==> inputs of 01-01 <==
// cpu_top
module cpu_top(
    input wire clk,
    input wire rst_n,
    input wire [31:0] rData,
    input wire [31:0] inst,
    output wire [31:0] pc,
    output wire [31:0] display,
    output wire [31:0] addr,
    output wire [31:0] wData,
    output wire wen,
    output wire [31:0] rdata_19
);
wire [31:0] rdata_19_out;
assign rdata_19 = rdata_19_out;
assign display = inst;
wire [31:0] npc;
wire npc_op;
wire [31:0] pc_4;
wire [2:0] sext_op;
wire [31:0] ext;
wire rf_we;
wire [31:0] regData_1;
wire [31:0] regData_2;
wire [31:0] regData_wb;
wire brun;
wire breq;
wire brlt;
wire bsel;
wire asel;
wire [31:0] alu_a;
wire [31:0] alu_b;
wire [31:0] alu_c;
wire [3:0] alu_op;
wire dram_we;
wire [31:0] dram_rd;
wire [1:0] wbsel;
assign alu_a = (Asel_EX_con==1)?rD1_EX_con:pc_EX_con;
assign alu_b = (Bsel_EX_con==1)?ext_EX_con:rD2_EX_con;
assign regData_wb = (WBsel_MEM_con==0)?pc4_MEM_con:((WBsel_MEM_con==1)?c_MEM_con:dram_rd);
assign addr=c_MEM_con;
assign wData=rD2_MEM_con;
assign wen = Dram_we_MEM_con;
assign dram_rd=rData;
wire [31:0]inst_ID_con;
wire [31:0]pc_ID_con,pc_EX_con;
wire [31:0]pc4_ID_con,pc4_EX_con,pc4_MEM_con;
wire [31:0]rD1_EX_con,rD2_EX_con,rD2_MEM_con;
wire [31:0]ext_EX_con;
wire [4:0]wR_EX_con,wR_MEM_con,wR_WB_con;
wire Asel_EX_con,Bsel_EX_con;
wire [3:0]Alu_op_EX_con;
wire RF_we_EX_con,RF_we_MEM_con,RF_we_WB_con;
wire Dram_we_EX_con,Dram_we_MEM_con;
wire [1:0]WBsel_EX_con,WBsel_MEM_con;
wire [31:0]c_MEM_con;
wire [31:0]RF_wd_WB_con;
wire [31:0]rD1_fw_con,rD2_fw_con;
wire stall_PC_con,stall_IF_ID_con;
wire flush_IF_ID_con,flush_ID_EX_con;
wire rD1_fw_op_con,rD2_fw_op_con;
wire rR1_use_con,rR2_use_con;
wire npc_op_EX_con;
hazard_ctrl U_hazard_ctrl(
    .wR_EX(wR_EX_con),
    .wR_MEM(wR_MEM_con),
    .wR_WB(wR_WB_con),
    .rf_we_EX(RF_we_EX_con),
    .rf_we_MEM(RF_we_MEM_con),
    .rf_we_WB(RF_we_WB_con),
    .rR1_ID(inst_ID_con[19:15]),
    .rR2_ID(inst_ID_con[24:20]),
    .pc4_EX(pc4_EX_con),
    .c_EX(alu_c),
    .wD_MEM(regData_wb),
    .wD_WB(RF_wd_WB_con),
    .WBsel_EX(WBsel_EX_con),
    .npc_op_EX(npc_op_EX_con),
    .rR1_use(rR1_use_con),
    .rR2_use(rR2_use_con),
    .rD1_fw(rD1_fw_con),
    .rD2_fw(rD2_fw_con),
    .rD1_fw_op(rD1_fw_op_con),
    .rD2_fw_op(rD2_fw_op_con),
    .stall_PC(stall_PC_con),
    .stall_IF_ID(stall_IF_ID_con),
    .flush_IF_ID(flush_IF_ID_con),
  ...
export LEC_CHECK = 0
export ABC_AREA = 1
export CAP_MARGIN = 35
export CELL_PAD_IN_SITES_DETAIL_PLACEMENT = 0
export CORE_MARGIN = 2
export CORE_UTILIZATION = 72
export MAX_ROUTING_LAYER = met5
export PLACE_DENSITY_LB_ADDON = 0.06
export SLEW_MARGIN = 20
create_clock -name core_clock -period 7.89 [get_ports {clk}]
run.sh (not shown) runs the stock make flow with config.mk's settings and CLKGATE_MAP_FILE=.
==> 04-03: changes against 01-01 <==
==> flow/config.mk (replaced) <==
export PLATFORM = sky130hd
export DESIGN_NAME = cpu_top
export DESIGN_NICKNAME = cpu_top
export VERILOG_FILES = /design/flow/design.v
export SDC_FILE = /design/flow/constraint.sdc
export NUM_CORES = 4
export LEC_CHECK = 0
export ABC_AREA = 0
export CAP_MARGIN = 35
export CELL_PAD_IN_SITES_DETAIL_PLACEMENT = 2
export CORE_ASPECT_RATIO = 0.71
export CORE_MARGIN = 2
export CORE_UTILIZATION = 16
export CTS_CLUSTER_DIAMETER = 147
export CTS_CLUSTER_SIZE = 85
export GPL_ROUTABILITY_DRIVEN = 0
export HOLD_SLACK_MARGIN = 0.09
export MAX_ROUTING_LAYER = met4
export SETUP_SLACK_MARGIN = -0.44
export SLEW_MARGIN = 20
==> flow/constraint.sdc (replaced) <==
create_clock -name core_clock -period 12.7 [get_ports {clk}]
set_input_delay 2.5400 -clock core_clock [delete_from_list [all_inputs] [get_ports {clk}]]
set_output_delay 2.5400 -clock core_clock [all_outputs]
set_load 0.01 [all_outputs]
==> GITHUB_STEP_SUMMARY <==
### Flow metrics

| Metric | Value |
|---|---|
| Post-Syn Area | 80,160 sq um |
| Status | aborted with a tool error |
| DPL Wire Length | 348.6 mm |
| Stage reached | global routing |
| Placed instance count | 14.18k |
| Total nets after synthesis | 7,972 |
| Area fraction in and, or, nand and nor cells | 0.09718 |
Source of the figures above: 04-03

==> GITHUB_STEP_SUMMARY <==
### Flow metrics

| Metric | Value |
|---|---|
| DPL Wire Length | 278.3 mm |
| Total nets after synthesis | 11.23k |
| CTS H-Tree Depth | 4 |
| Post-Syn Area | 82,320 sq um |
| Stage reached | global routing |
| First error | [ERROR GRT-0116] Global routing finished with congestion. Check the congestion regions in the DRC Viewer. |
| Area fraction in and, or, nand and nor cells | 0.2582 |
| Placed instance count | 12.28k |
| Status | aborted with a tool error |
Source of the figures above: 01-01


---

==> wip/harbor <==
Starting RTL as in the previous note.
Settings: LEC_CHECK=0, ABC_AREA=1, CAP_MARGIN=35, CELL_PAD_IN_SITES_DETAIL_PLACEMENT=0, CORE_MARGIN=2, CORE_UTILIZATION=72, CTS_CLUSTER_DIAMETER=342, CTS_CLUSTER_SIZE=15, MAX_ROUTING_LAYER=met5, PLACE_DENSITY_LB_ADDON=0.06, SETUP_SLACK_MARGIN=1.03, SLEW_MARGIN=20; clock period 7.89 ns.
==> wip/juniper: changes against wip/harbor <==
==> flow/config.mk (replaced) <==
export PLATFORM = sky130hd
export DESIGN_NAME = cpu_top
export DESIGN_NICKNAME = cpu_top
export VERILOG_FILES = /design/flow/design.v
export SDC_FILE = /design/flow/constraint.sdc
export NUM_CORES = 4
export LEC_CHECK = 0
export CAP_MARGIN = 20
export CORE_MARGIN = 2
export CORE_UTILIZATION = 10
export PLACE_DENSITY = 0.38
export SLEW_MARGIN = 20
==> flow/constraint.sdc (replaced) <==
create_clock -name core_clock -period 8.51 [get_ports {clk}]
set_input_delay 1.7020 -clock core_clock [delete_from_list [all_inputs] [get_ports {clk}]]
set_output_delay 1.7020 -clock core_clock [all_outputs]
set_load 0.01 [all_outputs]
==> wip/umber: changes against wip/harbor <==
==> flow/config.mk (replaced) <==
export PLATFORM = sky130hd
export DESIGN_NAME = cpu_top
export DESIGN_NICKNAME = cpu_top
export VERILOG_FILES = /design/flow/design.v
export SDC_FILE = /design/flow/constraint.sdc
export NUM_CORES = 4
export LEC_CHECK = 0
export ABC_AREA = 1
export CAP_MARGIN = 20
export CORE_MARGIN = 2
export CORE_UTILIZATION = 40
export CTS_CLUSTER_DIAMETER = 27
export MAX_ROUTING_LAYER = met4
export SLEW_MARGIN = 20
==> flow/constraint.sdc (replaced) <==
create_clock -name core_clock -period 8.5 [get_ports {clk}]
set_input_delay 1.7000 -clock core_clock [delete_from_list [all_inputs] [get_ports {clk}]]
set_output_delay 1.7000 -clock core_clock [all_outputs]
set_load 0.01 [all_outputs]
==> wip/tundra: changes against wip/harbor <==
==> flow/config.mk (replaced) <==
export PLATFORM = sky130hd
export DESIGN_NAME = cpu_top
export DESIGN_NICKNAME = cpu_top
export VERILOG_FILES = /design/flow/design.v
export SDC_FILE = /design/flow/constraint.sdc
export NUM_CORES = 4
export LEC_CHECK = 0
export CAP_MARGIN = 20
export CORE_MARGIN = 2
export CORE_UTILIZATION = 68
export CTS_CLUSTER_DIAMETER = 354
export CTS_CLUSTER_SIZE = 100
export PLACE_DENSITY_LB_ADDON = 0.0
export SLEW_MARGIN = 20
==> flow/constraint.sdc (replaced) <==
create_clock -name core_clock -period 4.74 [get_ports {clk}]
set_input_delay 0.9480 -clock core_clock [delete_from_list [all_inputs] [get_ports {clk}]]
set_output_delay 0.9480 -clock core_clock [all_outputs]
set_load 0.01 [all_outputs]
==> results <==
item	wip/harbor	wip/tundra	wip/umber	wip/juniper
Run status	aborted with a tool error	aborted with a tool error	finished clean	finished clean
Last stage reached	global routing (5_1_grt)	global routing (5_1_grt)	-	-
Chip footprint	117000 um^2	121000 um^2	209000 um^2	809000 um^2
Required time worst endpoint	-	-	9.25 ns	9.20 ns
Slew at the pin with the worst max-slew slack	-	-	1.34 ns	1.35 ns
Final sequential cell count	-	-	1441	1441
NonClk Buf Share	-	-	0.0500	0.0546
Mapped cell area	82300 um^2	80200 um^2	82300 um^2	80200 um^2
Sequential power share	-	-	0.291	0.433
Clock buffer count from CTS	106	18	407	171
Worst setup path endpoint	-	-	U_Reg_ID_EX.npc_op_EX	U_Reg_ID_EX.npc_op_EX
Worst vdd rail ir drop	-	-	0.239 mV	0.144 mV
Unique cell types	74	112	74	112
Non-clock inverter total of the final layout	-	-	859	103
RR Endpoint	-	-	U_Reg_ID_EX.npc_op_EX	U_Reg_ID_EX.npc_op_EX
Inserted Diodes	-	-	71	19

---

==> try-garnet <==
cpu_top again, from the RTL that the note above started with.
// cpu_top
module cpu_top(
    input wire clk,
    input wire rst_n,
    input wire [31:0] rData,
    input wire [31:0] inst,
    output wire [31:0] pc,
    output wire [31:0] display,
    output wire [31:0] addr,
    output wire [31:0] wData,
    output wire wen,
    output wire [31:0] rdata_19
);
wire [31:0] rdata_19_out;
assign rdata_19 = rdata_19_out;
assign display = inst;
wire [31:0] npc;
wire npc_op;
wire [31:0] pc_4;
wire [2:0] sext_op;
wire [31:0] ext;
wire rf_we;
wire [31:0] regData_1;
wire [31:0] regData_2;
wire [31:0] regData_wb;
wire brun;
wire breq;
wire brlt;
wire bsel;
wire asel;
wire [31:0] alu_a;
wire [31:0] alu_b;
wire [31:0] alu_c;
wire [3:0] alu_op;
wire dram_we;
wire [31:0] dram_rd;
wire [1:0] wbsel;
assign alu_a = (Asel_EX_con==1)?rD1_EX_con:pc_EX_con;
assign alu_b = (Bsel_EX_con==1)?ext_EX_con:rD2_EX_con;
assign regData_wb = (WBsel_MEM_con==0)?pc4_MEM_con:((WBsel_MEM_con==1)?c_MEM_con:dram_rd);
assign addr=c_MEM_con;
assign wData=rD2_MEM_con;
assign wen = Dram_we_MEM_con;
assign dram_rd=rData;
wire [31:0]inst_ID_con;
wire [31:0]pc_ID_con,pc_EX_con;
wire [31:0]pc4_ID_con,pc4_EX_con,pc4_MEM_con;
wire [31:0]rD1_EX_con,rD2_EX_con,rD2_MEM_con;
wire [31:0]ext_EX_con;
wire [4:0]wR_EX_con,wR_MEM_con,wR_WB_con;
wire Asel_EX_con,Bsel_EX_con;
wire [3:0]Alu_op_EX_con;
wire RF_we_EX_con,RF_we_MEM_con,RF_we_WB_con;
wire Dram_we_EX_con,Dram_we_MEM_con;
wire [1:0]WBsel_EX_con,WBsel_MEM_con;
wire [31:0]c_MEM_con;
wire [31:0]RF_wd_WB_con;
wire [31:0]rD1_fw_con,rD2_fw_con;
wire stall_PC_con,stall_IF_ID_con;
wire flush_IF_ID_con,flush_ID_EX_con;
wire rD1_fw_op_con,rD2_fw_op_con;
wire rR1_use_con,rR2_use_con;
wire npc_op_EX_con;
hazard_ctrl U_hazard_ctrl(
    .wR_EX(wR_EX_con),
    .wR_MEM(wR_MEM_con),
    .wR_WB(wR_WB_con),
    .rf_we_EX(RF_we_EX_con),
    .rf_we_MEM(RF_we_MEM_con),
    .rf_we_WB(RF_we_WB_con),
    .rR1_ID(inst_ID_con[19:15]),
    .rR2_ID(inst_ID_con[24:20]),
    .pc4_EX(pc4_EX_con),
    .c_EX(alu_c),
    .wD_MEM(regData_wb),
    .wD_WB(RF_wd_WB_con),
    .WBsel_EX(WBsel_EX_con),
    .npc_op_EX(npc_op_EX_con),
    .rR1_use(rR1_use_con),
    .rR2_use(rR2_use_con),
    .rD1_fw(rD1_fw_con),
    .rD2_fw(rD2_fw_con),
    .rD1_fw_op(rD1_fw_op_con),
    .rD2_fw_op(rD2_fw_op_con),
    .stall_PC(stall_PC_con),
  ...
clock: 8.5 ns
lec_check: 0
abc_area: 0
cap_margin: 40
cell_pad_in_sites_detail_placement: 2
cell_pad_in_sites_global_placement: 2
core_margin: 2
core_utilization: 40
cts_cluster_diameter: 27
gpl_routability_driven: 0
hold_slack_margin: -0.05
max_routing_layer: met4
setup_slack_margin: -0.36
slew_margin: 0
==> try-violet: changes against try-garnet <==
ABC_AREA = 1   (was 0)
CAP_MARGIN = 30   (was 40)
CORE_UTILIZATION = 68   (was 40)
CTS_CLUSTER_DIAMETER = 134   (was 27)
GPL_ROUTABILITY_DRIVEN = unset   (was 0)
GPL_TIMING_DRIVEN = 1   (was unset)
HOLD_SLACK_MARGIN = unset   (was -0.05)
MAX_ROUTING_LAYER = unset   (was met4)
PLACE_DENSITY = 0.44   (was unset)
SETUP_SLACK_MARGIN = unset   (was -0.36)
SLEW_MARGIN = 20   (was 0)
==> flow/constraint.sdc (replaced) <==
create_clock -name core_clock -period 9.56 [get_ports {clk}]
set_input_delay 1.9120 -clock core_clock [delete_from_list [all_inputs] [get_ports {clk}]]
set_output_delay 1.9120 -clock core_clock [all_outputs]
set_load 0.01 [all_outputs]
==> flow_summary.yaml <==
# physical design summary
clock_tree:
  cts_setup_buffers: 0
  cts_root_buf: "clkbuf_16"
  clk_pin_slew_worst_paths_ns: 0.05
yosys:
  synthDistinctLibCells: 112
  synth_area_sq_mm: 0.0802
timing:
  fin_skew_ns: 0.0698
layout:
  nFillCells: 19500
global_routing:
  antenna_found_initial: 69
detailed_routing:
  route.detailed.drc: 0
  vias_per_cell: 7.67
status:
  status: "no timing/DRC/antenna violations"
the above is filed under try-garnet

==> flow_summary.yaml <==
# implementation run metrics
yosys:
  ff_type: "dfrtp_1"
  synthDistinctLibCells: 74
  synth-edff-count: 0
  post-synth-top-count-cell: "nand2_1"
  synth_area_sq_mm: 0.0823
  avgSynthCellArea_sq_um: 7.47
  synth.area.top_cells: "dfrtp_1, nand2_1, o21ai_0, inv_1, nand3_1"
  aoi_share_pct: 19.5
floorplanning:
  core-area_sq_mm: 0.120
status:
  status: "aborted with a tool error"
  stop_stage: "3_1_place_gp_skip_io"
  firstError: "[ERROR GPL-0301] Utilization 133.647 % exceeds 100%."
the above is filed under try-violet

No activity file was given, so power comes from the tool's default toggle rates.
